== run 1 ==
==> flow/design.v (excerpt) <==
module CPU(clk, reset, memory_in, memory_addr, memory_out, memory_write);
Size in the first run: roughly 1600 cells after synthesis, about 51 I/O pins.
export LEC_CHECK = 0
export CAP_MARGIN = 20
export CORE_MARGIN = 2
export CORE_UTILIZATION = 40
export SLEW_MARGIN = 20
create_clock -name core_clock -period 8.47 [get_ports {clk}]
run.sh (not shown) runs the stock make flow with config.mk's settings and CLKGATE_MAP_FILE=.
Run 1 finished end to end and its layout was clean on timing, DRC and antenna.
Inputs modified between run 1 and run 2:
-- flow/config.mk --
<<< run 1, line 6
export NUM_CORES = 4
export LEC_CHECK = 0
export CAP_MARGIN = 20
export CORE_MARGIN = 2
export CORE_UTILIZATION = 40
export SLEW_MARGIN = 20
>>> run 2, line 6
export NUM_CORES = 4
export LEC_CHECK = 0
export ABC_AREA = 1
export CAP_MARGIN = 20
export CORE_MARGIN = 2
export CORE_UTILIZATION = 72
export PLACE_DENSITY = 0.37
export SETUP_SLACK_MARGIN = 0.39
export SLEW_MARGIN = 20
==> flow/constraint.sdc <==
create_clock -name core_clock -period 1.53 [get_ports {clk}]
set_input_delay 0.3060 -clock core_clock [delete_from_list [all_inputs] [get_ports {clk}]]
set_output_delay 0.3060 -clock core_clock [all_outputs]
set_load 0.01 [all_outputs]
==> comparison <==
Run 2 did not make it past clock tree synthesis (4_1_cts), where a tool error ended it. Lower die size was reported by run 2, not run 1. NOTE placer congestion estimate run 1->run 2 increased by more than 10%. For synthesized cell count, dividing the value from run 1 by the value from run 2 gives 0.75. Compared with run 1, in run 2 share of the synthesized netlist area taken by xor and xnor gates went down, average instance area after synthesis dropped about 23%, combined area of all synthesized cells higher.
Input-level comparison between run 3 and run 2:
-- flow/config.mk --
<<< run 2, line 8
export ABC_AREA = 1
export CAP_MARGIN = 20
export CORE_MARGIN = 2
export CORE_UTILIZATION = 72
export PLACE_DENSITY = 0.37
export SETUP_SLACK_MARGIN = 0.39
export SLEW_MARGIN = 20
>>> run 3, line 8
export ABC_AREA = 1
export CAP_MARGIN = 20
export CELL_PAD_IN_SITES_GLOBAL_PLACEMENT = 0
export CORE_MARGIN = 2
export CORE_UTILIZATION = 72
export GPL_TIMING_DRIVEN = 1
export HOLD_SLACK_MARGIN = 0.29
export SETUP_SLACK_MARGIN = 2.3
export SLEW_MARGIN = 20
export TNS_END_PERCENT = 35
==> flow/constraint.sdc <==
create_clock -name core_clock -period 11.0 [get_ports {clk}]
set_input_delay 2.2000 -clock core_clock [delete_from_list [all_inputs] [get_ports {clk}]]
set_output_delay 2.2000 -clock core_clock [all_outputs]
set_load 0.01 [all_outputs]
[summary]
Run 3 did not stop at any stage, and its layout met the timing, DRC and antenna checks.
Run 2 -> run 3: area enclosed by the die boundary delta 0, exact match
Diff run 2 -> run 3: last weighted congestion value of the routability-driven placer went down, number of placed cells counting well taps lower, synthesized cell count closely matched the old numbers, placement-stage cell area lost 18%, HPWL after detailed placement fell by 11000 um.
[inputs] run 4 vs run 3
==> flow/config.mk <==
export PLATFORM = sky130hd
export DESIGN_NAME = CPU
export DESIGN_NICKNAME = CPU
export VERILOG_FILES = /design/flow/design.v
export SDC_FILE = /design/flow/constraint.sdc
export NUM_CORES = 4
export LEC_CHECK = 0
export CAP_MARGIN = 20
export CELL_PAD_IN_SITES_DETAIL_PLACEMENT = 2
export CORE_MARGIN = 2
export CORE_UTILIZATION = 40
export SETUP_SLACK_MARGIN = 1.84
export SLEW_MARGIN = 20
export TNS_END_PERCENT = 40
==> flow/constraint.sdc <==
create_clock -name core_clock -period 10.0 [get_ports {clk}]
set_input_delay 2.0000 -clock core_clock [delete_from_list [all_inputs] [get_ports {clk}]]
set_output_delay 2.0000 -clock core_clock [all_outputs]
set_load 0.01 [all_outputs]
Findings:
Run 4: full flow OK, the timing, DRC and antenna checks passed
Relative to run 3, count of fill cells added during filler insertion has increased by about 190% in run 4.
Compared with run 3, run 4 shows number of ordinary inverters in the final layout that has gone down by more than half.
Compared run 3 against run 4; design area within noise.
From run 3 to run 4 the numbers moved as follows: count of plain and timing-repair buffers in the layout now sits higher, arrival time at the worst endpoint lost 80 ps.


## maple
CPU again, from the RTL that the note above started with.
clock: 11.0 ns
lec_check: 0
abc_area: 1
cap_margin: 0
cell_pad_in_sites_global_placement: 0
core_margin: 2
core_utilization: 72
gpl_timing_driven: 1
setup_slack_margin: 2.25
slew_margin: 20
tns_end_percent: 35
--- input diff maple..yarrow ---
Settings: CAP_MARGIN now 20, was 0; TNS_END_PERCENT no longer set, was 35; SETUP_SLACK_MARGIN no longer set, was 2.25; GPL_TIMING_DRIVEN no longer set, was 1; ABC_AREA no longer set, was 1; CELL_PAD_IN_SITES_GLOBAL_PLACEMENT no longer set, was 0; CORE_UTILIZATION now 58, was 72; the clock period (ns, I/O delays scaled along) now 4.7, was 11.0.
Notes after the runs:
- Compared to maple, yarrow leaves more free space in the core.
- Relative to maple, the multi-input gate share of total cell area of yarrow is lower by 0.18 points.
- Taking maple as the reference point, the final cell count of yarrow falls by 12%.
- Against maple, area of the multi-input gates in yarrow rose by a little under 10%.
- Diff maple -> yarrow | count of clock-buffer cells in the layout | down by a few percent
- Looking at end point of the critical path, the datapath.ALU_out_buff[14] result is from maple; the datapath.ALU_out_buff[15] one comes from yarrow.
- The flow completed for yarrow, but it is not clean: the layout still shows setup timing.
- Standard cell with the maximum stage delay on the critical path = fa_1: yarrow; standard cell with the maximum stage delay on the critical path = dfrtp_1: maple
- | die size | yarrow vs maple | worse |
- Comparing maple and yarrow, the lower number of tapcells is on maple.
- yarrow does worse than maple on total non-filler cell area in the finished layout.
Modified inputs, fjord compared to yarrow
Settings: CORE_UTILIZATION: 58 -> 72; CTS_CLUSTER_DIAMETER: unset -> 94; CORE_ASPECT_RATIO: unset -> 0.88; ABC_AREA: unset -> 1; CTS_CLUSTER_SIZE: unset -> 86; PLACE_DENSITY: unset -> 0.37; SETUP_SLACK_MARGIN: unset -> 0.39; the clock period (ns, I/O delays scaled along): 4.7 -> 1.53.
[summary]
Of fjord and yarrow, only fjord fails to reach the end of the flow. To summarise yarrow: no stage aborted, but the layout did not pass its checks, failing on setup timing. Against yarrow, instance count after placement with tap cells included in fjord rose by more than a quarter. Area fraction in and, or, nand and nor cells after synthesis up 7.0 points in fjord wrt yarrow. fjord vs yarrow — xor-xnor portion of the synthesized cell area dropped 2.4 points. Core utilization at floorplan: fjord and yarrow compared, lower one is yarrow. Taking fjord as 1.0, yarrow lands at 1.20 on area of the core. yarrow → fjord: average cell area after synthesis moved down, sequential-to-total area share from yosys stat went down by 1.1 points. NOTE number of cells in the yosys synthesis report yarrow->fjord increased by more than a quarter. Summary of fjord over yarrow: post-synthesis cell area increased 530 um2; die area shows a reduction of 17%; chip width went down 2.8%.
Changes in onyx relative to fjord:
Settings: removing SETUP_SLACK_MARGIN (formerly 0.39); removing CTS_CLUSTER_DIAMETER (formerly 94); removing ABC_AREA (formerly 1); removing PLACE_DENSITY (formerly 0.37); removing CTS_CLUSTER_SIZE (formerly 86); changing CORE_UTILIZATION from 72 to 40; removing CORE_ASPECT_RATIO (formerly 0.88); changing the clock period (ns, I/O delays scaled along) from 1.53 to 10.0.
### Flow results
onyx ran to completion and came out clean on the timing, DRC and antenna checks. Part of the Yosys area used for sequential elements for onyx is higher than for fjord. Area fraction in mux cells: onyx > fjord. Synthesized netlist net count (onyx vs. fjord) decreases by more than 10%. onyx vs. fjord: cell area after placement has decreased, starting density of the core has decreased. On post-synthesis instance area, the lower figure sits with onyx, not fjord. Lower yosys cell count goes to onyx over fjord. Compared with fjord, onyx shows a lower chip area from the yosys synthesis statistics. Row area of the die: onyx higher / fjord lower. Going from fjord to onyx, number of standard-cell rows in the floorplan grew by more than a quarter. Compared with fjord, onyx shows adder-cell share of the synthesized area higher by 0.56 points.
## Diff of input files: amber against onyx
Settings: CORE_UTILIZATION: 40 -> 26; the clock period (ns, I/O delays scaled along): 10.0 -> 8.47.
--- outcome ---
- From onyx to amber the numbers moved as follows: final standard cell count with taps included and fillers excluded shows an increase of 13%; final design instance area without fill shows an increase of about 2.1%.
- amber vs onyx — count of fill cells added during filler insertion rose 67%.
- Re final-layout non-clock buffer area share: onyx and amber aren't equal, and the higher value belongs to amber.
- On worst setup slack after layout: between onyx and amber, it ends up lower for amber.
- On amber: post-layout period usage of the worst path is 8.0 points higher than what onyx gave.
Inputs modified between amber and indigo:
Settings: CAP_MARGIN now 40, was 20; PLACE_DENSITY now 0.66, previously not set; CORE_UTILIZATION now 72, was 26; SETUP_SLACK_MARGIN now -0.53, previously not set; MAX_ROUTING_LAYER now met4, previously not set; CTS_CLUSTER_DIAMETER now 147, previously not set; the clock period (ns, I/O delays scaled along) now 5.8, was 8.47.
--- outcome ---
Stage in which a tool error killed indigo: global routing (5_1_grt). Clock buffer count from CTS in indigo vs amber: up 1. Summary of indigo over amber: weighted congestion reported at the end of routability-driven placement went up by 12%; core footprint went down 64%. Cmp indigo vs amber: die outline height lower in indigo.


== lane 1 ==
Starting RTL as in the previous note.
## CPU
module CPU(clk, reset, memory_in, memory_addr, memory_out, memory_write);
	parameter WORD_SIZE = 16, ALU_OP_SIZE = 3, REG_ADDR_SIZE = 3;
	input clk, reset;
	input [WORD_SIZE-1:0] memory_in;
	output [WORD_SIZE-1:0] memory_addr, memory_out;
	output memory_write;
	wire mem_out_mux;
	wire [1:0] ALU_in2_mux, PC_mux, memory_addr_mux, data_in_mux;
	wire reg_buff1_write, reg_buff2_write, status_reg_write, ALU_out_write;
	wire reg_write, PC_write, IR_write;
	wire [4:0] opcode;
	wire [WORD_SIZE-1:0] status_reg;
	control_unit control_unit(clk, reset, ALU_in2_mux, mem_out_mux, PC_mux, memory_addr_mux, data_in_mux,
					 reg_buff1_write, reg_buff2_write, status_reg_write, ALU_out_write,
					 reg_write, PC_write, IR_write, memory_write, opcode, status_reg);
	datapath datapath(clk, ALU_in2_mux, mem_out_mux, PC_mux, memory_addr_mux, data_in_mux,
				reg_buff1_write, reg_buff2_write, status_reg_write, ALU_out_write,
				reg_write, PC_write, IR_write,
				memory_in, memory_addr, memory_out,
				opcode, status_reg);
endmodule
export LEC_CHECK = 0
export CAP_MARGIN = 20
export CELL_PAD_IN_SITES_GLOBAL_PLACEMENT = 0
export CORE_MARGIN = 2
export CORE_UTILIZATION = 69
export CTS_CLUSTER_SIZE = 36
export GPL_TIMING_DRIVEN = 1
export PLACE_DENSITY = 0.66
export SETUP_SLACK_MARGIN = 0.47
export SLEW_MARGIN = 20
export TNS_END_PERCENT = 35
create_clock -name core_clock -period 6.67 [get_ports {clk}]
STATUS run=lane 1 STAGES=ALL_DONE FINAL_CHECKS=FAILED CAUSE=setup timing
The following lists how lane 2 was set up differently from lane 1:
- a deleted PLACE_DENSITY that had been 0.66
- a change of CORE_UTILIZATION from 69 to 72
- a deleted CTS_CLUSTER_SIZE that had been 36
- an added ABC_AREA of 1
- a change of SETUP_SLACK_MARGIN from 0.47 to 2.22
- a change of CAP_MARGIN from 20 to 0
- a change of the clock period (ns, I/O delays scaled along) from 6.67 to 11.0
## What came out
- Changes observed in lane 2 relative to lane 1: routed wire length decreased by 770 um relative to the old numbers; wire length on met3 closely matched the old numbers.
- Lane 2 finished every stage and its layout cleared the timing, DRC and antenna checks.
Modified inputs, lane 3 compared to lane 2
- a deleted ABC_AREA that had been 1
- a deleted GPL_TIMING_DRIVEN that had been 1
- a deleted SETUP_SLACK_MARGIN that had been 2.22
- a deleted CELL_PAD_IN_SITES_GLOBAL_PLACEMENT that had been 0
- a deleted TNS_END_PERCENT that had been 35
- a change of CAP_MARGIN from 0 to 20
- a change of CORE_UTILIZATION from 72 to 40
- a change of the clock period (ns, I/O delays scaled along) from 11.0 to 7.47
[summary]
- Per the comparison of lane 3 with lane 2, combined global-route utilization of all metal layers decreased 25 points, final standard cell count with taps included and fillers excluded decreased by about 10% relative to the old numbers, signed area change from the synthesized netlist to the final layout shows an increase of 4.9 points.
- Delta (lane 3 minus lane 2): worst-case clock skew shows a reduction of 20 ps; number of vias in the routed layout now smaller; final worst slack went down by 2610 ps; average via count per standard cell has decreased.
The inputs of lane 4 differ from those of lane 3 as listed below.
- putting CELL_PAD_IN_SITES_GLOBAL_PLACEMENT at 0 where nothing was set
- swapping 40 for 72 in CORE_UTILIZATION
- putting SETUP_SLACK_MARGIN at 2.3 where nothing was set
- putting GPL_TIMING_DRIVEN at 1 where nothing was set
- putting TNS_END_PERCENT at 35 where nothing was set
- swapping 20 for 5 in CAP_MARGIN
- putting ABC_AREA at 1 where nothing was set
- swapping 7.47 for 11.0 in the clock period (ns, I/O delays scaled along)
Both conditions hold for lane 4: the flow ran to the end and the final layout passed the timing, DRC and antenna checks. Lane 3 → lane 4: combined global-route utilization of all metal layers grew by 25 points; total number of vias grew by 4332; arrival time of data at the critical path endpoint grew by 930 ps. Dominant non-sequential cell family after synthesis: simple AND/OR/NAND/NOR gates -> lane 4, adder cells -> lane 3.
Inputs modified between lane 4 and lane 5:
- TNS_END_PERCENT changed from 35 to 5
- SETUP_SLACK_MARGIN removed (was 2.3)
- CAP_MARGIN changed from 5 to 20
- GPL_TIMING_DRIVEN removed (was 1)
- CORE_UTILIZATION changed from 72 to 66
- ABC_AREA removed (was 1)
- CELL_PAD_IN_SITES_GLOBAL_PLACEMENT removed (was 0)
- the clock period (ns, I/O delays scaled along) changed from 11.0 to 6.29
Results
- The run showing the smaller global-route usage is lane 5.
- In the metrics for lane 5 and lane 4, the one carrying the higher routed wire length is lane 4.
- In lane 5 the implementation ran to completion but is not tape-out ready, as the final checks report setup timing.
- The wire length of the first global-routing pass in lane 4 is 1.09 times that in lane 5.
- Between lane 5 and lane 4, the setup slack is lower for lane 5.


Starting RTL as in the previous note.
clock: 5.85 ns
lec_check: 0
cap_margin: 20
cell_pad_in_sites_detail_placement: 2
cell_pad_in_sites_global_placement: 0
core_aspect_ratio: 1.34
core_margin: 4
core_utilization: 52
cts_cluster_size: 74
gpl_routability_driven: 1
gpl_timing_driven: 1
hold_slack_margin: 0.14
min_routing_layer: met1
place_density_lb_addon: 0.05
setup_slack_margin: 0.47
slew_margin: 5
tns_end_percent: 85
The baseline failed in detailed placement (3_5_place_dp) (DPL-0033).
Next try:
- CORE_ASPECT_RATIO: 1.34 -> default
- GPL_ROUTABILITY_DRIVEN: 1 -> 0
- GPL_TIMING_DRIVEN: 1 -> 0
- MIN_ROUTING_LAYER: met1 -> met2
- TNS_END_PERCENT: 85 -> 35
- clock period: 5.85 -> 11.7 ns (I/O delays scaled with it)
What happened: The new run ended with an error in clock tree synthesis (4_1_cts), error DPL-0033; synthesized area is unchanged; die area stays flat; synthesized cell count stays the same.
Next try:
- ABC_AREA: default -> 1
- CAP_MARGIN: 20 -> 0
- CELL_PAD_IN_SITES_DETAIL_PLACEMENT: 2 -> default
- CORE_MARGIN: 4 -> 2
- CORE_UTILIZATION: 52 -> 72
- CTS_CLUSTER_SIZE: 74 -> default
- GPL_ROUTABILITY_DRIVEN: 0 -> default
- GPL_TIMING_DRIVEN: 0 -> 1
- HOLD_SLACK_MARGIN: 0.14 -> default
- MIN_ROUTING_LAYER: met2 -> default
- PLACE_DENSITY_LB_ADDON: 0.05 -> default
- SETUP_SLACK_MARGIN: 0.47 -> 2.3
- SLEW_MARGIN: 5 -> 20
- clock period: 11.7 -> 11.0 ns (I/O delays scaled with it)
=> The new run completed without violations; synthesized cell count went up by 34%; area after synthesis went up by 3.1%; die size went down by 28%.
